// pixel_sort_asc
module pixel_sort_asc (
	 input clk, reset, soft_rst,
	 input enable, 
	 input      [15:0] Pixel_in1, Pixel_in2, Pixel_in3, Pixel_in4 , Pixel_in5 , Pixel_in6, Pixel_in7, Pixel_in8,
	 output reg [15:0] Pixel_out1, Pixel_out2, Pixel_out3, Pixel_out4 , Pixel_out5 , Pixel_out6, Pixel_out7, Pixel_out8,    output reg valid_out
);
integer i, j;
reg [15:0] array [1:8]; 
reg [15:0] temp;
reg [15:0] in1, in2, in3, in4, in5, in6, in7, in8;
always @(posedge clk)
 begin
 if (reset)
     begin
	  in1 <= 0;
	  in2 <= 0; 
	  in3 <= 0; 
	  in4 <=	0;
	  in5 <=	0; 
	  in6 <=	0; 
	  in7 <=	0; 
	  in8 <=	0; 
	  valid_out <= 0; 
		 Pixel_out1 <= 0;
		 Pixel_out2 <= 0;
		 Pixel_out3 <= 0;
		 Pixel_out4 <= 0;
		 Pixel_out5 <= 0;
		 Pixel_out6 <= 0;
		 Pixel_out7 <= 0;
		 Pixel_out8 <= 0; 
	  end 
	  else if(soft_rst)
		 begin 
	    in1 <=  0;
		 in2 <=  0; 
	    in3 <=  0; 
	    in4 <=	0;
	    in5 <=	0; 
	    in6 <=	0; 
	    in7 <=	0; 
	    in8 <=	0; 
	    valid_out <= 0; 
		 Pixel_out1 <= 0;
		 Pixel_out2 <= 0;
		 Pixel_out3 <= 0;
		 Pixel_out4 <= 0;
		 Pixel_out5 <= 0;
		 Pixel_out6 <= 0;
		 Pixel_out7 <= 0;
		 Pixel_out8 <= 0; 
       end
		 else  if(enable)
		 begin
       valid_out <= 1;
		in1<= Pixel_in1;
		in2<= Pixel_in2; 
		in3<= Pixel_in3; 
		in4<= Pixel_in4;  
		in5<=	Pixel_in5; 
		in6<=	Pixel_in6; 
		in7<=	Pixel_in7; 
		in8<=	Pixel_in8; 
  ...
Settings: LEC_CHECK=0, CAP_MARGIN=20, CORE_MARGIN=9, CORE_UTILIZATION=58, CTS_CLUSTER_DIAMETER=179, CTS_CLUSTER_SIZE=98, SETUP_SLACK_MARGIN=-1.77, SLEW_MARGIN=20; clock period 38.0 ns.
run.sh (not shown) runs the stock make flow with config.mk's settings and CLKGATE_MAP_FILE=.
The first run finished with negative setup slack left.
Rerun with:
- CORE_MARGIN: 9 -> 2
- CTS_CLUSTER_DIAMETER: 179 -> not set
- CTS_CLUSTER_SIZE: 98 -> not set
- HOLD_SLACK_MARGIN: not set -> -0.09
- SETUP_SLACK_MARGIN: -1.77 -> 1.0
- TNS_END_PERCENT: not set -> 5
=> Now the flow passed the timing, design-rule and antenna checks; first-iteration DRC count rose by 20%; design area rose by about 10%; count of clock-buffer cells in the layout does not change; hold slack is about the same.
Rerun with:
- CORE_UTILIZATION: 58 -> 40
- HOLD_SLACK_MARGIN: -0.09 -> not set
- TNS_END_PERCENT: 5 -> not set
- clock period: 38.0 -> 36.5 ns (I/O delays scaled with it)
What happened: The new run produced a clean layout. Die area went up by well over a third. Wire length went up by a few percent. Synthesized cell count is unchanged. Worst setup slack is better by 660 ps. Area after synthesis is unchanged. Cell area went up by roughly a tenth. Non-clock buffer count went up by 357.
Rerun with:
- CORE_UTILIZATION: 40 -> 58
- SETUP_SLACK_MARGIN: 1.0 -> -2.0
- TNS_END_PERCENT: not set -> 5
- clock period: 36.5 -> 29.6 ns (I/O delays scaled with it)
=>
- Now the flow aborted during clock tree synthesis (4_1_cts) (DPL-0038)
- synthesized area is unchanged
- die area fell by a quarter to a third
- synthesized cell count does not change


== v7 ==
pixel_sort_asc again, from the RTL that the note above started with.
// pixel_sort_asc
module pixel_sort_asc (
	 input clk, reset, soft_rst,
	 input enable, 
	 input      [15:0] Pixel_in1, Pixel_in2, Pixel_in3, Pixel_in4 , Pixel_in5 , Pixel_in6, Pixel_in7, Pixel_in8,
	 output reg [15:0] Pixel_out1, Pixel_out2, Pixel_out3, Pixel_out4 , Pixel_out5 , Pixel_out6, Pixel_out7, Pixel_out8,    output reg valid_out
);
Settings: LEC_CHECK=0, CAP_MARGIN=20, CORE_MARGIN=2, CORE_UTILIZATION=58, SETUP_SLACK_MARGIN=-1.53, SLEW_MARGIN=20; clock period 26.6 ns.
v7: it failed with a tool error in global routing, so there are no final results.
Here is what was changed in the inputs of v50 compared with v7.
- SETUP_SLACK_MARGIN: -1.53 -> -1.88
- TNS_END_PERCENT: unset -> 25
- PLACE_DENSITY: unset -> 0.65
- the clock period (ns, I/O delays scaled along): 26.6 -> 20.6
==> results <==
- v50 against v7: multiplexer area fraction after synthesis shows no meaningful change; yosys cell count was more or less identical; placement-stage worst setup slack saw a decrease; core area stayed essentially flat.
- Number of cells after detailed placement came out higher on v50 than on v7.
- Flow for v50 halted at clock tree synthesis, error code DPL-0033.
- Changes observed in v50 relative to v7: area figure in the yosys stat output closely matched the old numbers; post-DP HPWL increased by about 3.2% relative to the old numbers; count of state elements after synthesis closely matched the old numbers.
- Cmp v50 and v7 / weighted congestion at the end of routability-driven global placement / higher: v50
diff inputs: v50 => v1
- a change of SETUP_SLACK_MARGIN from -1.88 to -2.0
- a change of CORE_UTILIZATION from 58 to 57
- a change of TNS_END_PERCENT from 25 to 5
- a deleted PLACE_DENSITY that had been 0.65
- a change of the clock period (ns, I/O delays scaled along) from 20.6 to 36.0
- The layout from v1, despite a flow that completed every stage, fails the layout checks, with the failing checks listed as negative setup slack.
- As far as area fraction in mux cells is concerned, v1 and v50 perform about the same.
- Vertical extent of the die delta for v1 relative to v50: 1.8 µm higher
- Summary: detailed placement HPWL, v1 better than v50
- Mean instance size in the synthesized netlist came out exactly the same in v50 and v1.
- In v1 the starting density of the core turned out 1.3 points lower than in v50.
- Number of synthesized register bits of v1 is on par with v50.
- Die area | v1 > v50
- Comparing v50 and v1, the lower number of cells after detailed placement was measured on v1.
- Of v50 and v1, the run reporting the lower core footprint was v50.


== red ==
pixel_sort_asc again, from the RTL that the note above started with.
export LEC_CHECK = 0
export CAP_MARGIN = 20
export CORE_MARGIN = 2
export CORE_UTILIZATION = 62
export CTS_CLUSTER_SIZE = 99
export SETUP_SLACK_MARGIN = 1.0
export SLEW_MARGIN = 20
export TNS_END_PERCENT = 10
create_clock -name core_clock -period 18.3 [get_ports {clk}]
Tool error DPL-0033 stopped red during 3_5_place_dp; no final results.
Edits applied to the flow inputs when going from red to blue:
Settings: a change of CORE_UTILIZATION from 62 to 57; a deleted CTS_CLUSTER_SIZE that had been 99; a change of SETUP_SLACK_MARGIN from 1.0 to -1.04; a deleted TNS_END_PERCENT that had been 10; a change of the clock period (ns, I/O delays scaled along) from 18.3 to 34.2.
==> results <==
- blue ends up with higher floorplan row count than red does.
- blue: GRT-0232 in 5_1_grt -> run aborted
- On area after synthesis, red and blue are basically level.
- When blue is measured against red, its core region area turns out 3400 sq um higher.
- Diff blue..red | number of enable flip-flop cells | unchanged
- Compared with red, blue shows a lower placer congestion estimate.
- | share of synthesized area occupied by flip-flops and latches | blue vs red | ≈ equal |
- Comparing red with blue, the number of instances in the synthesized netlist came out essentially unchanged.
- Compared to red, blue was floorplanned on a bigger die.
- Relative to red, the die span in y measured on blue has increased by a few percent.
- Comparing red against blue, there is no change at all in net count after synthesis.
For green, these inputs were changed with respect to blue:
Settings: clearing SETUP_SLACK_MARGIN, which used to be -1.04; swapping 57 for 66 in CORE_UTILIZATION; swapping 34.2 for 29.0 in the clock period (ns, I/O delays scaled along).
--- outcome ---
blue: GRT-0232 in 5_1_grt -> run aborted. green is listed as incomplete: the tool reported an error in 3_5_place_dp and the run ended there. green -> blue: Yosys chip area delta 0, exact match. Compared to blue, green was floorplanned on a smaller die. Complex-gate fraction of the synthesized area essentially unchanged between green and blue. Compared with blue, green shows a higher placer congestion estimate. Compared with blue, green shows a lower vertical extent of the die. For the pre-placement core utilization, green came in 8.9 points higher than blue did. Instance count of the mapped netlist: blue vs green identical.
What orange does differently from green at the input level:
Settings: swapping 66 for 68 in CORE_UTILIZATION; swapping 29.0 for 16.6 in the clock period (ns, I/O delays scaled along).
orange did not run to completion, as it errored out during 3_5_place_dp.
Summary: with green as the reference, site row count in orange moved down slightly.
Summary of orange over green: die outline height has decreased, die area has decreased, sequential element share of the synthesized area has remained practically unchanged, count of library flops with an enable pin has remained practically unchanged, die span in x has decreased.


The RTL this note starts from:
==> flow/design.v <==
module pixel_sort_asc (
	 input clk, reset, soft_rst,
	 input enable, 
	 input      [15:0] Pixel_in1, Pixel_in2, Pixel_in3, Pixel_in4 , Pixel_in5 , Pixel_in6, Pixel_in7, Pixel_in8,
	 output reg [15:0] Pixel_out1, Pixel_out2, Pixel_out3, Pixel_out4 , Pixel_out5 , Pixel_out6, Pixel_out7, Pixel_out8,    output reg valid_out
);
integer i, j;
reg [15:0] array [1:8]; 
reg [15:0] temp;
reg [15:0] in1, in2, in3, in4, in5, in6, in7, in8;
always @(posedge clk)
 begin
 if (reset)
     begin
	  in1 <= 0;
	  in2 <= 0; 
	  in3 <= 0; 
	  in4 <=	0;
	  in5 <=	0; 
	  in6 <=	0; 
	  in7 <=	0; 
	  in8 <=	0; 
	  valid_out <= 0; 
		 Pixel_out1 <= 0;
		 Pixel_out2 <= 0;
		 Pixel_out3 <= 0;
		 Pixel_out4 <= 0;
		 Pixel_out5 <= 0;
		 Pixel_out6 <= 0;
		 Pixel_out7 <= 0;
		 Pixel_out8 <= 0; 
	  end 
	  else if(soft_rst)
		 begin 
	    in1 <=  0;
		 in2 <=  0; 
	    in3 <=  0; 
	    in4 <=	0;
	    in5 <=	0; 
	    in6 <=	0; 
	    in7 <=	0; 
	    in8 <=	0; 
	    valid_out <= 0; 
		 Pixel_out1 <= 0;
		 Pixel_out2 <= 0;
		 Pixel_out3 <= 0;
		 Pixel_out4 <= 0;
		 Pixel_out5 <= 0;
		 Pixel_out6 <= 0;
		 Pixel_out7 <= 0;
		 Pixel_out8 <= 0; 
       end
		 else  if(enable)
		 begin
       valid_out <= 1;
		in1<= Pixel_in1;
		in2<= Pixel_in2; 
		in3<= Pixel_in3; 
		in4<= Pixel_in4;  
		in5<=	Pixel_in5; 
		in6<=	Pixel_in6; 
		in7<=	Pixel_in7; 
		in8<=	Pixel_in8; 
		 Pixel_out1 <= array[8];
		 Pixel_out2 <= array[7];
		 Pixel_out3 <= array[6];
		 Pixel_out4 <= array[5];
		 Pixel_out5 <= array[4];
		 Pixel_out6 <= array[3];
		 Pixel_out7 <= array[2];
		 Pixel_out8 <= array[1];
	  	end
		 else begin
		 valid_out <= 0;
		 in1 <=  0;
		 in2 <=  0; 
	    in3 <=  0; 
	    in4 <=	0;
	    in5 <=	0; 
	    in6 <=	0; 
	    in7 <=	0; 
	    in8 <=	0; 
		 Pixel_out1 <= 0;
		 Pixel_out2 <= 0;
		 Pixel_out3 <= 0;
		 Pixel_out4 <= 0;
		 Pixel_out5 <= 0;
		 Pixel_out6 <= 0;
		 Pixel_out7 <= 0;
		 Pixel_out8 <= 0; 
       end	
 end 
 always @(*)
  begin
 if (reset)
     begin
		 array[1] =  0; 
		 array[2] =	 0;
		 array[3] =  0;
		 array[4] =  0;
		 array[5] =  0;
		 array[6] =  0;
		 array[7] =  0;
		 array[8] =  0;
	  end 
	  else if(soft_rst)
		 begin 
	    array[1] =  0; 
		 array[2] =	 0;
		 array[3] =  0;
		 array[4] =  0;
		 array[5] =  0;
		 array[6] =  0;
		 array[7] =  0;
		 array[8] =  0;
	     end
	else  begin
			 array[1] =  Pixel_in1; 
			 array[2] =	 Pixel_in2;
			 array[3] =  Pixel_in3;
			 array[4] =  Pixel_in4;
			 array[5] =  Pixel_in5;
			 array[6] =  Pixel_in6;
			 array[7] =  Pixel_in7;
			 array[8] =  Pixel_in8;
 for ( i= 8; i>0; i=i-1) begin
		for(j=1; j<i; j=j+1) begin 
		 if (array[j] < array[j + 1])
          begin
            temp = array[j];
            array[j] = array[j + 1];
            array[j + 1] = temp;
				end
		   end
		end
	end
 end 
endmodule 
clock: 36.9 ns
lec_check: 0
cap_margin: 25
cell_pad_in_sites_detail_placement: 1
cell_pad_in_sites_global_placement: 0
core_margin: 9
core_utilization: 43
cts_cluster_diameter: 72
gpl_routability_driven: 0
gpl_timing_driven: 1
min_routing_layer: met1
setup_slack_margin: -0.91
slew_margin: 10
tns_end_percent: 75
The first run completed and failed the layout checks on negative setup slack.
Next try:
- CAP_MARGIN: 25 -> 20
- CELL_PAD_IN_SITES_DETAIL_PLACEMENT: 1 -> not set
- CELL_PAD_IN_SITES_GLOBAL_PLACEMENT: 0 -> not set
- CORE_MARGIN: 9 -> 2
- CORE_UTILIZATION: 43 -> 58
- CTS_CLUSTER_DIAMETER: 72 -> not set
- GPL_ROUTABILITY_DRIVEN: 0 -> not set
- GPL_TIMING_DRIVEN: 1 -> not set
- MIN_ROUTING_LAYER: met1 -> not set
- SETUP_SLACK_MARGIN: -0.91 -> 5.0
- SLEW_MARGIN: 10 -> 20
- TNS_END_PERCENT: 75 -> not set
- clock period: 36.9 -> 24.9 ns (I/O delays scaled with it)
=> With this change the flow did not get past clock tree synthesis. Synthesized area is unchanged. Die size shrinks by a quarter to a third. Synthesized cell count does not change.
Next try:
- CORE_UTILIZATION: 58 -> 57
- SLEW_MARGIN: 20 -> 0
- TNS_END_PERCENT: not set -> 5
- clock period: 24.9 -> 43.0 ns (I/O delays scaled with it)
This time the run went through all stages and came out clean.
Die size goes up by about 1.7%.
Synthesized area stays the same.
Synthesized cell count stays the same.
